==> wip/fjord: inputs <==
// apb_master
module apb_master(
  input pclk, 
  input preset,
  input [31:0]paddr,
  input pwrite,
  input [2:0]pprot,
  input [31:0]pwdata,
  input [3:0]pstrb,
  output  reg[31:0]prdata,
  output pslverr,
  output reg penable,
  output reg [3:0]psel,
  output reg pready
);
clock: 3.09 ns
lec_check: 0
cap_margin: 20
core_margin: 2
core_utilization: 72
cts_cluster_diameter: 396
cts_cluster_size: 18
hold_slack_margin: 0.28
place_density: 0.39
setup_slack_margin: 0.92
slew_margin: 20
run.sh (not shown) runs the stock make flow with config.mk's settings and CLKGATE_MAP_FILE=.
==> inputs of wip/indigo, as changes to wip/fjord <==
==> flow/config.mk (replaced) <==
export PLATFORM = sky130hd
export DESIGN_NAME = apb_master
export DESIGN_NICKNAME = apb_master
export VERILOG_FILES = /design/flow/design.v
export SDC_FILE = /design/flow/constraint.sdc
export NUM_CORES = 4
export LEC_CHECK = 0
export ABC_AREA = 1
export CAP_MARGIN = 20
export CELL_PAD_IN_SITES_DETAIL_PLACEMENT = 2
export CELL_PAD_IN_SITES_GLOBAL_PLACEMENT = 1
export CORE_MARGIN = 2
export CORE_UTILIZATION = 40
export GPL_TIMING_DRIVEN = 0
export HOLD_SLACK_MARGIN = 0.28
export MAX_ROUTING_LAYER = met4
export SLEW_MARGIN = 20
==> flow/constraint.sdc (replaced) <==
create_clock -name core_clock -period 8.0 [get_ports {pclk}]
set_input_delay 1.6000 -clock core_clock [delete_from_list [all_inputs] [get_ports {pclk}]]
set_output_delay 1.6000 -clock core_clock [all_outputs]
set_load 0.01 [all_outputs]
==> inputs of wip/maple, as changes to wip/fjord <==
==> flow/config.mk (replaced) <==
export PLATFORM = sky130hd
export DESIGN_NAME = apb_master
export DESIGN_NICKNAME = apb_master
export VERILOG_FILES = /design/flow/design.v
export SDC_FILE = /design/flow/constraint.sdc
export NUM_CORES = 4
export LEC_CHECK = 0
export CAP_MARGIN = 20
export CORE_MARGIN = 2
export CORE_UTILIZATION = 45
export PLACE_DENSITY = 0.6
export SLEW_MARGIN = 20
==> flow/constraint.sdc (replaced) <==
create_clock -name core_clock -period 5.56 [get_ports {pclk}]
set_input_delay 1.1120 -clock core_clock [delete_from_list [all_inputs] [get_ports {pclk}]]
set_output_delay 1.1120 -clock core_clock [all_outputs]
set_load 0.01 [all_outputs]
==> comparison table <==
metric                                                                        wip/maple                     wip/fjord       wip/indigo
Number of buffers other than clock buffers in the final layout                      396                          1101             1099
Crit path capture                                                            prdata[18]                    prdata[11]        prdata[5]
RSZ-0062 raised after global routing                                              false                          true            false
R2r worst-path depth                                                                  5                             8                5
Well-Tap Cells                                                                     4751                          2975             5734
Violation count after the first detailed-routing iteration                         9505                         11574            13574
Outcome                                                                  finished clean                finished clean   finished clean
Hold path depth                                                                       1                             2                1
Fraction of standard cell area in multi-input logic                               18.0%                         19.1%            22.2%
Slowest Stage Delay on Critical Path                                             850 ps                        630 ps           690 ps
Number of nets in the finished design                                              9238                          9809            17561
Per-cell routed wire length                                                     29.9 um                       32.6 um          32.1 um
Maximum number of pins on one net before global-route repair                        129                           129               85
Clock buffers                                                                       558                           433              593
Total chip power                                                               65800 uW                     105000 uW         50100 uW
Launch point of the worst path                                                paddr[30]  slave3.prdata[11]$_SDFF_PP0_        paddr[31]
Number of distinct standard cells referenced by the synthesized netlist              34                            34               21
Slowest cell on crit path                                                        mux4_2                        mux4_2  clkdlybuf4s50_1
Quantity of hold-fixing buffers added after cts                                       0                            36                0
Slew headroom                                                                     23.3%                         24.1%            14.0%
Proportion of power drawn by combinational gates                                   4.2%                          5.5%             6.8%
OpenROAD warnings                                                                    60                            38               30
Insertion Delay late pin                                                         960 ps                        960 ps          1070 ps
Setup skew after layout                                                         47.9 ps                       35.2 ps          42.7 ps
HPWL reported at the end of detailed placement                                260000 um                     265000 um        538000 um
Number of global-route vias before repair                                         82460                         87273           137276

========
==> nickel: inputs <==
==> flow/design.v <==
module storage(input pclk,input we,input pwrite,input [31:0]paddr,input [31:0]pwdata,input [3:0]pstrb,output reg [31:0]prdata);
  reg [31:0]memory[0:31];
  always @(posedge pclk) begin
    if(we) begin
      		if(pstrb==4'b0) begin
            	memory[paddr[4:0]]<=pwdata;
            end
            else begin
              if (pstrb[0]) memory[paddr[4:0]][7:0]   <= pwdata[7:0];
            	if (pstrb[1]) memory[paddr[4:0]][15:8]  <= pwdata[15:8];
           		if (pstrb[2]) memory[paddr[4:0]][23:16] <= pwdata[23:16];
            	if (pstrb[3]) memory[paddr[4:0]][31:24] <= pwdata[31:24];
            end
    end
  end
  always @(*) begin
    if(pwrite) prdata=32'b0;
    else prdata=memory[paddr[4:0]];
  end
endmodule
module apb_slave( 
    input pclk,
    input psel,
    input penable,
    input preset, 
    input [31:0]paddr,
    input pwrite,
    input [2:0]pprot,
    input [31:0]pwdata,
    input [3:0]pstrb,
    output reg [31:0]prdata,
    output reg pslverr,
    output reg pready
  );
   reg ready;
   wire [31:0]rdata;
   storage m1(pclk,psel & penable & pwrite,pwrite,paddr,pwdata,pstrb,rdata);
   always @(*) begin
     ready=1'b0;
     if(psel & penable & pwrite) begin
            ready=~pready;
          end
     else if(psel & penable & ~pwrite) begin
            ready=~pready;
          end
     else if( ~penable) begin
            ready=1'b0;
          end
     pslverr=1'b0;
   end
   always @(posedge pclk)begin
     pready<=ready;
     prdata<=rdata;
   end   
 endmodule
module apb_master(
  input pclk, 
  input preset,
  input [31:0]paddr,
  input pwrite,
  input [2:0]pprot,
  input [31:0]pwdata,
  input [3:0]pstrb,
  output  reg[31:0]prdata,
  output pslverr,
  output reg penable,
  output reg [3:0]psel,
  output reg pready
);
  wire [31:0] prdata0,prdata1,prdata2,prdata3;
  wire pslverr0,pslverr1,pslverr2,pslverr3;
  wire pready0,pready1,pready2,pready3;
  apb_slave slave0 (pclk,psel[0],penable,preset,paddr,pwrite,pprot,pwdata,pstrb,prdata0,pslverr0,pready0);
  apb_slave slave1 (pclk,psel[1],penable,preset,paddr,pwrite,pprot,pwdata,pstrb,prdata1,pslverr1,pready1);
  apb_slave slave2 (pclk,psel[2],penable,preset,paddr,pwrite,pprot,pwdata,pstrb,prdata2,pslverr2,pready2);
  apb_slave slave3 (pclk,psel[3],penable,preset,paddr,pwrite,pprot,pwdata,pstrb,prdata3,pslverr3,pready3); 
  assign pslverr=pslverr0|pslverr1|pslverr2|pslverr3;
  reg [1:0]state,nextstate;
  parameter idle=2'b0,setup=2'd1,access=2'd2;
  always@(posedge pclk)begin
      if(~preset) state<=idle;
      else state<=nextstate;
  end
  always @(*) begin
    nextstate=idle;
    penable=1'b0;
    case (state)
      idle : begin
        penable=1'b0;
        if(|paddr) nextstate=setup;
        else nextstate=idle;
      end
      setup : begin
        penable=1'b0;
        if(|paddr) nextstate=access;
        else nextstate=idle;
      end
      access:  begin
        penable=1'b1;
        if ( (paddr!=4'b0) && (pready==1'b1)) nextstate=setup;
        else if( (paddr==4'b0) && (pready==1'b1)) nextstate=idle;
        else nextstate=access;
      end
       default nextstate=idle;
    endcase
    case (paddr[31:30])
        2'b00 : begin
                psel=4'b0001;
                prdata=prdata0;
                end
        2'b01 : begin
                psel=4'b0010;
                prdata=prdata1;
                end
        2'b10 : begin
                psel=4'b0100;
                prdata=prdata2;
                end
        2'b11 : begin
                psel=4'b1000;
                prdata=prdata3;
                end
    endcase
    pready=pready0|pready1|pready2|pready3;
  end
endmodule
==> flow/run.sh <==
#!/bin/bash
# the make line also repeats each setting of config.mk as NAME=value (left out here)
make -C /OpenROAD-flow-scripts/flow DESIGN_CONFIG=/design/flow/config.mk WORK_HOME=/design/flow/orfs CLKGATE_MAP_FILE= finish
==> flow/config.mk <==
export PLATFORM = sky130hd
export DESIGN_NAME = apb_master
export DESIGN_NICKNAME = apb_master
export VERILOG_FILES = /design/flow/design.v
export SDC_FILE = /design/flow/constraint.sdc
export NUM_CORES = 4
export LEC_CHECK = 0
export CAP_MARGIN = 25
export CORE_ASPECT_RATIO = 0.65
export CORE_MARGIN = 2
export CORE_UTILIZATION = 72
export CTS_CLUSTER_SIZE = 63
export PLACE_DENSITY = 0.41
export SETUP_SLACK_MARGIN = 0.91
export SLEW_MARGIN = 15
==> flow/constraint.sdc <==
create_clock -name core_clock -period 3.09 [get_ports {pclk}]
set_input_delay 0.6180 -clock core_clock [delete_from_list [all_inputs] [get_ports {pclk}]]
set_output_delay 0.6180 -clock core_clock [all_outputs]
set_load 0.01 [all_outputs]
==> tundra (differences from nickel) <==
- CAP_MARGIN: 25 -> 20
- CORE_ASPECT_RATIO: 0.65 -> unset
- CORE_UTILIZATION: 72 -> 15
- CTS_CLUSTER_SIZE: 63 -> 13
- GPL_ROUTABILITY_DRIVEN: unset -> 0
- GPL_TIMING_DRIVEN: unset -> 0
- MAX_ROUTING_LAYER: unset -> met4
- PLACE_DENSITY: 0.41 -> unset
- PLACE_DENSITY_LB_ADDON: unset -> 0.15
- SETUP_SLACK_MARGIN: 0.91 -> -0.57
- SLEW_MARGIN: 15 -> 20
==> flow/constraint.sdc (replaced) <==
create_clock -name core_clock -period 7.01 [get_ports {pclk}]
set_input_delay 1.4020 -clock core_clock [delete_from_list [all_inputs] [get_ports {pclk}]]
set_output_delay 1.4020 -clock core_clock [all_outputs]
set_load 0.01 [all_outputs]
==> sierra (differences from nickel) <==
- CAP_MARGIN: 25 -> 20
- CORE_ASPECT_RATIO: 0.65 -> unset
- CTS_CLUSTER_SIZE: 63 -> 20
- PLACE_DENSITY: 0.41 -> unset
- PLACE_DENSITY_LB_ADDON: unset -> 0.0
- SETUP_SLACK_MARGIN: 0.91 -> 1.02
- SLEW_MARGIN: 15 -> 20
==> flow/constraint.sdc (replaced) <==
create_clock -name core_clock -period 3.48 [get_ports {pclk}]
set_input_delay 0.6960 -clock core_clock [delete_from_list [all_inputs] [get_ports {pclk}]]
set_output_delay 0.6960 -clock core_clock [all_outputs]
set_load 0.01 [all_outputs]
==> yarrow (differences from nickel) <==
- CAP_MARGIN: 25 -> 20
- CORE_ASPECT_RATIO: 0.65 -> unset
- CORE_UTILIZATION: 72 -> 68
- CTS_CLUSTER_SIZE: 63 -> unset
- PLACE_DENSITY: 0.41 -> 0.6
- SETUP_SLACK_MARGIN: 0.91 -> unset
- SLEW_MARGIN: 15 -> 20
==> flow/constraint.sdc (replaced) <==
create_clock -name core_clock -period 3.24 [get_ports {pclk}]
set_input_delay 0.6480 -clock core_clock [delete_from_list [all_inputs] [get_ports {pclk}]]
set_output_delay 0.6480 -clock core_clock [all_outputs]
set_load 0.01 [all_outputs]
==> ci_impl_report.md <==
### Yosys + OpenROAD results

| Metric | Value |
|---|---|
| Placed inst area | `177000 um^2` |
| Final cell count without fillers | `about 13k` |
| Hold WS | `0.0695 ns` |
| Min-Delay Startpoint | `pwdata[19]` |
| Status | `no timing/DRC/antenna violations` |
| Final wirelength | `roughly 440000 um` |
| Delay-heaviest family, CP | `multiplexers` |
| Tally of buffers added on design ports | `108` |
| Minimum clock period | `between 2 and 3 ns` |
| Tool warnings | `around 44` |
| Leak | `roughly 66 nW` |
| Data arrival, critical path | `2.07 ns` |
| Pre-CTS WS | `-0.262 ns` |
| Req. time, crit path | `2.47 ns` |
| Combinational power | `5.96 mW` |
| Initial antenna violation count | `24` |
| Power per cell area | `603 nW/um^2` |
[end of results for nickel]
==> ci_impl_report.md <==
### Yosys + OpenROAD results

| Metric | Value |
|---|---|
| Initial antenna violation count | `24` |
| Hold WS | `0.182 ns` |
| Tool warnings | `43` |
| Leak | `65.6 nW` |
| Req. time, crit path | `around 2.8 ns` |
| Minimum clock period | `around 2.8 ns` |
| Data arrival, critical path | `2.10 ns` |
| Final cell count without fillers | `13.2k` |
| Most frequent cells after synthesis | `edfxtp_1 (4096), mux2i_1 (2048), o22ai_1 (1025), nor2_1 (516), nor4_1 (262)` |
| Status | `no timing/DRC/antenna violations` |
| Final wirelength | `between 400000 and 500000 um` |
| Pre-CTS WS | `-0.121 ns` |
| Reg2Reg Setup Slack | `1.19 ns` |
| Tally of buffers added on design ports | `108` |
| Delay-heaviest family, CP | `multiplexers` |
| Worst R2R Path Depth | `7` |
| Fill cells | `~10k` |
| Power per cell area | `557 nW/um^2` |
| Combinational power | `4.92 mW` |
| Min-Delay Startpoint | `pwdata[12]` |
[end of results for sierra]
==> ci_impl_report.md <==
### Yosys + OpenROAD results

| Metric | Value |
|---|---|
| Status | `no timing/DRC/antenna violations` |
| Initial antenna violation count | `45` |
| Req. time, crit path | `between 2 and 3 ns` |
| Combinational power | `5.31 mW` |
| Minimum clock period | `3.18 ns` |
| Pre-CTS WS | `-0.0494 ns` |
| Delay-heaviest family, CP | `buffers and inverters` |
| Final cell count without fillers | `13.6k` |
| Final wirelength | `420000 um` |
| Tally of buffers added on design ports | `108` |
| Tool warnings | `41` |
[end of results for yarrow]
==> ci_impl_report.md <==
### Yosys + OpenROAD results

| Metric | Value |
|---|---|
| Tally of buffers added on design ports | `107` |
| Status | `no timing/DRC/antenna violations` |
| Delay-heaviest family, CP | `buffers and inverters` |
| Initial antenna violation count | `between 100 and 150` |
| NetSw | `13.2 mW` |
| Hold WS | `0.414 ns` |
| Final cell count without fillers | `24.3k` |
| Yosys aoi share | `4.42%` |
| Tool warnings | `30` |
| Combinational power | `3.13 mW` |
| Final wirelength | `711000 um` |
| Minimum clock period | `5.87 ns` |
| CP Launch Point | `paddr[30]` |
| Leak | `roughly 64 nW` |
| Clock Skews | `between 0.09 and 0.1 ns` |
| Power per cell area | `279 nW/um^2` |
[end of results for tundra]

========
==> run a: inputs <==
RTL: the design.v shown in full above, as it stands there.
make LEC_CHECK=0 CAP_MARGIN=20 CORE_ASPECT_RATIO=0.5 CORE_MARGIN=2 CORE_UTILIZATION=72 CTS_CLUSTER_DIAMETER=400 CTS_CLUSTER_SIZE=10 PLACE_DENSITY=0.36 SETUP_SLACK_MARGIN=0.89 SLEW_MARGIN=20 finish   # period 3.09 ns
==> run b: changes against run a <==
Settings changed: CORE_ASPECT_RATIO 0.5 to default, CTS_CLUSTER_DIAMETER 400 to default, CTS_CLUSTER_SIZE 10 to default, PLACE_DENSITY 0.36 to default, PLACE_DENSITY_LB_ADDON from default to 0.0, SETUP_SLACK_MARGIN 0.89 to 0.91.
==> flow/constraint.sdc (replaced) <==
create_clock -name core_clock -period 3.12 [get_ports {pclk}]
set_input_delay 0.6240 -clock core_clock [delete_from_list [all_inputs] [get_ports {pclk}]]
set_output_delay 0.6240 -clock core_clock [all_outputs]
set_load 0.01 [all_outputs]
==> run c: changes against run a <==
Settings changed: CORE_ASPECT_RATIO 0.5 to default, CTS_CLUSTER_DIAMETER 400 to 378, CTS_CLUSTER_SIZE 10 to 20, PLACE_DENSITY 0.36 to default, PLACE_DENSITY_LB_ADDON from default to 0.0, SETUP_SLACK_MARGIN 0.89 to 0.91.
==> flow/constraint.sdc (replaced) <==
create_clock -name core_clock -period 3.13 [get_ports {pclk}]
set_input_delay 0.6260 -clock core_clock [delete_from_list [all_inputs] [get_ports {pclk}]]
set_output_delay 0.6260 -clock core_clock [all_outputs]
set_load 0.01 [all_outputs]
==> results <==
item	run a	run c	run b
Status	finished clean	finished clean	finished clean
Worst hold-check slack	110 ps	96.2 ps	52.5 ps
Clock-pin slew on the worst setup and hold paths	60 ps	90 ps	60 ps
Non-clock buffer share	5.38%	6.48%	6.50%
Max H-tree Level	5	4	5
Combinational cell fraction of total power	4.8%	5.7%	5.0%
Power share of the clock group	41.5%	31.5%	41.6%
Utilization after layout	85.1%	82.7%	85.8%
Largest stage delay, worst path	630 ps	610 ps	580 ps
Tightest Pin Transition	1220 ps	942 ps	981 ps
NetSw	24.7 mW	20.8 mW	24.3 mW
GP Congestion	0.875	0.876	0.905
Number of stages on the worst hold path	1	1	3
Fraction of met3 tracks used by global routing	8.19%	6.33%	7.75%
Flip-flop and latch share of the layout cell area	66.8%	68.5%	66.0%
Post-CTS Hold Fix Bufs	1	2	2
Net switching fraction of the power	20.9%	21.0%	20.7%
Number of global-route vias before repair	86.5k	86.1k	90.2k
Peak supply drop	548 uV	697 uV	707 uV
Clock group total power	49.0 mW	31.2 mW	48.7 mW
Critical R2R Capture	slave0.m1.memory[11][7]$_DFFE_PP_	slave0.m1.memory[1][12]$_DFFE_PP_	slave0.m1.memory[31][3]$_DFFE_PP_
Overall fraction of global-route tracks in use	37.0%	36.3%	38.1%
No activity file was given, so power comes from the tool's default toggle rates.
